cedar:
==> flow/design.v <==
module conv_1d #(
    parameter DATA_WIDTH  = 8,
    parameter KERNEL_SIZE = 16
) (
    input logic clk,
    input logic arst_n,
    input  logic [DATA_WIDTH-1:0] signal_data,
    input  logic                  signal_vld,
    input  logic                  signal_last,
    output logic                  signal_rdy,
    input  logic [KERNEL_SIZE*DATA_WIDTH-1:0] kernel,
    output logic [DATA_WIDTH*2+$clog2(KERNEL_SIZE)-1:0] result_data,
    output logic                    result_vld,
    output logic                    result_last,
    input  logic                    result_rdy
);
  localparam PRODUCT_WIDTH = (DATA_WIDTH * 2);
  localparam RESULT_WIDTH  = PRODUCT_WIDTH + $clog2(KERNEL_SIZE);
  logic [KERNEL_SIZE-1:0][DATA_WIDTH-1:0] signal_buf;
  logic shift_vld;
  logic shift_last;
  always_ff @(posedge clk or negedge arst_n) begin
    if (!arst_n) begin
      signal_buf <= '0;
      shift_vld <= 1'b0;
      shift_last <= 1'b0;
    end else begin 
      if (signal_vld) begin  
        signal_buf <= {signal_data, signal_buf[KERNEL_SIZE-1:1]}; 
      end
      shift_vld <= signal_vld;
      shift_last <= signal_vld & signal_last;
    end
  end
  logic [KERNEL_SIZE-1:0][PRODUCT_WIDTH-1:0] products;
  always_comb begin
    for (int i = 0; i < KERNEL_SIZE; i++) begin
      products[i] = kernel[i*DATA_WIDTH +: DATA_WIDTH] * signal_buf[i];
    end
  end
  logic [KERNEL_SIZE-1:0][PRODUCT_WIDTH-1:0] products_buf;
  logic products_vld;
  logic products_last;
  always_ff @(posedge clk or negedge arst_n) begin
    if (!arst_n) begin
      products_buf <= '0;
      products_vld <= 1'b0;
      products_last <= 1'b0;
    end else begin
      products_buf <= products;
      products_vld <= shift_vld;
      products_last <= shift_last;
    end
  end
  logic [RESULT_WIDTH-1:0] sum;
  always_comb begin
    sum = 0;
    for (int i = 0; i < KERNEL_SIZE; i++) begin
      sum += products_buf[i];
    end
  end
  logic [RESULT_WIDTH-1:0] sum_buf;
  logic sum_vld;
  logic sum_last;
  always_ff @(posedge clk or negedge arst_n) begin
    if (!arst_n) begin
      sum_buf <= '0;
      sum_vld <= 1'b0;
      sum_last <= 1'b0;
    end else begin
      sum_buf <= sum;
      sum_vld <= products_vld;
      sum_last <= products_last;
    end
  end
  assign result_data = sum_buf;
  assign result_vld  = sum_vld;
  assign result_last = sum_last;
  assign signal_rdy  = 1'b1;
endmodule
clock: 4.74 ns
lec_check: 0
cap_margin: 20
core_margin: 2
core_utilization: 70
setup_slack_margin: 1.36
slew_margin: 20
run.sh (not shown) runs the stock make flow with config.mk's settings and CLKGATE_MAP_FILE=.
Status cedar: flow complete, layout not clean - negative setup slack
Inputs modified between cedar and pine:
-- flow/config.mk --
<<< cedar, line 9
export CORE_MARGIN = 2
export CORE_UTILIZATION = 70
export SETUP_SLACK_MARGIN = 1.36
export SLEW_MARGIN = 20
>>> pine, line 9
export CORE_MARGIN = 2
export CORE_UTILIZATION = 40
export SLEW_MARGIN = 20
==> flow/constraint.sdc <==
create_clock -name core_clock -period 5.78 [get_ports {clk}]
set_input_delay 1.1560 -clock core_clock [delete_from_list [all_inputs] [get_ports {clk}]]
set_output_delay 1.1560 -clock core_clock [all_outputs]
set_load 0.01 [all_outputs]
[summary]
- Against cedar, pine comes in 15 points lower on layout overhead on the synthesized area.
- Compared pine vs cedar, and well-tap cell count is up in pine.
- As far as synthesized cell count goes, cedar and pine are indistinguishable; the numbers are identical.
- pine completed every stage of the flow, and the final layout passed the timing, design-rule and antenna checks.
- Non-clock buffer count in the final layout shrinks by more than half when moving from cedar to pine.
- Wire: pine routes less than cedar
- pine vs cedar — transition at the pin with the smallest max-transition slack dropped 0.072 ns.
- Higher final cell count was reported by pine, not cedar.
- Total via count after detailed routing was lower in the run labelled pine.
- The number of nets with antenna violations after detailed routing was comparable across cedar and pine.

---

Starts from the design.v that is shown in full above.
clock: 5.17 ns
lec_check: 0
cap_margin: 15
core_margin: 2
core_utilization: 72
hold_slack_margin: 0.3
setup_slack_margin: 0.67
slew_margin: 30
The starting point completed and failed the layout checks on negative setup slack.
Edit:
--- a/flow/config.mk
+++ b/flow/config.mk
@@ -8 +8 @@
-export CAP_MARGIN = 15
+export CAP_MARGIN = 20
@@ -10,4 +10,2 @@
-export CORE_UTILIZATION = 72
-export HOLD_SLACK_MARGIN = 0.3
-export SETUP_SLACK_MARGIN = 0.67
-export SLEW_MARGIN = 30
+export CORE_UTILIZATION = 59
+export SLEW_MARGIN = 20
==> flow/constraint.sdc (replaced) <==
create_clock -name core_clock -period 5.78 [get_ports {clk}]
set_input_delay 1.1560 -clock core_clock [delete_from_list [all_inputs] [get_ports {clk}]]
set_output_delay 1.1560 -clock core_clock [all_outputs]
set_load 0.01 [all_outputs]
The changed run ran to the end with no violations. Via count drops by 6.7%. Design area fell by about 4.5%. Sequential share of layout area goes up by 0.78 points. Setup slack is better by 0.52 ns. Routed wire length shrinks by about 7%. Utilization went down by 19 points. Fmax drops by 1.6%. Synthesized cell count stays the same. Non-clock buffer count is lower by 258.
Edit:
--- a/flow/config.mk
+++ b/flow/config.mk
@@ -8 +8 @@
-export CAP_MARGIN = 20
+export CAP_MARGIN = 15
@@ -10 +10,2 @@
-export CORE_UTILIZATION = 59
+export CORE_UTILIZATION = 72
+export SETUP_SLACK_MARGIN = 0.67
==> flow/constraint.sdc (replaced) <==
create_clock -name core_clock -period 5.17 [get_ports {clk}]
set_input_delay 1.0340 -clock core_clock [delete_from_list [all_inputs] [get_ports {clk}]]
set_output_delay 1.0340 -clock core_clock [all_outputs]
set_load 0.01 [all_outputs]
Result: With this change the flow completed and failed the layout checks on negative setup slack. Cell area is higher by 4.7%. Cell count increases by 0.48%. Clock skew falls by 0.017 ns. Synthesized cell count is unchanged. Routed wire length climbs by 7.9%. Clock-buffer cell count goes down by 7. Utilization rises by 19 points.
Edit:
--- a/flow/config.mk
+++ b/flow/config.mk
@@ -8 +8 @@
-export CAP_MARGIN = 15
+export CAP_MARGIN = 10
@@ -10,0 +11 @@
+export HOLD_SLACK_MARGIN = 0.3
@@ -12 +13,2 @@
-export SLEW_MARGIN = 20
+export SLEW_MARGIN = 30
+export TNS_END_PERCENT = 5
Outcome: The new run ran to the end with violations: negative setup slack. Design area barely changes. Synthesized cell count does not change. Die area stays the same. Area after synthesis is unchanged. Worst setup slack gets better by 0.0096 ns. First-iteration DRC count came out higher by 13%. Core utilization came out lower by 0.17 points. Final cell count came out lower by 0.42%. Register-to-register slack stays flat. Fmax is about the same. Count of clock-buffer cells in the layout came out higher by 7.
Edit:
--- a/flow/config.mk
+++ b/flow/config.mk
@@ -8 +8 @@
-export CAP_MARGIN = 10
+export CAP_MARGIN = 20
@@ -10,4 +10,2 @@
-export CORE_UTILIZATION = 72
-export HOLD_SLACK_MARGIN = 0.3
-export SETUP_SLACK_MARGIN = 0.67
-export SLEW_MARGIN = 30
+export CORE_UTILIZATION = 50
+export SLEW_MARGIN = 20
==> flow/constraint.sdc (replaced) <==
create_clock -name core_clock -period 3.25 [get_ports {clk}]
set_input_delay 0.6500 -clock core_clock [delete_from_list [all_inputs] [get_ports {clk}]]
set_output_delay 0.6500 -clock core_clock [all_outputs]
set_load 0.01 [all_outputs]
Effect:
- The new run ran to the end with violations: negative setup slack
- cell area is higher by 8.9%
- register-to-register slack gets worse by 1.7 ns
- hold slack gains 0.014 ns
- sequential share of layout area drops by 1.4 points
- die area goes up by 43%
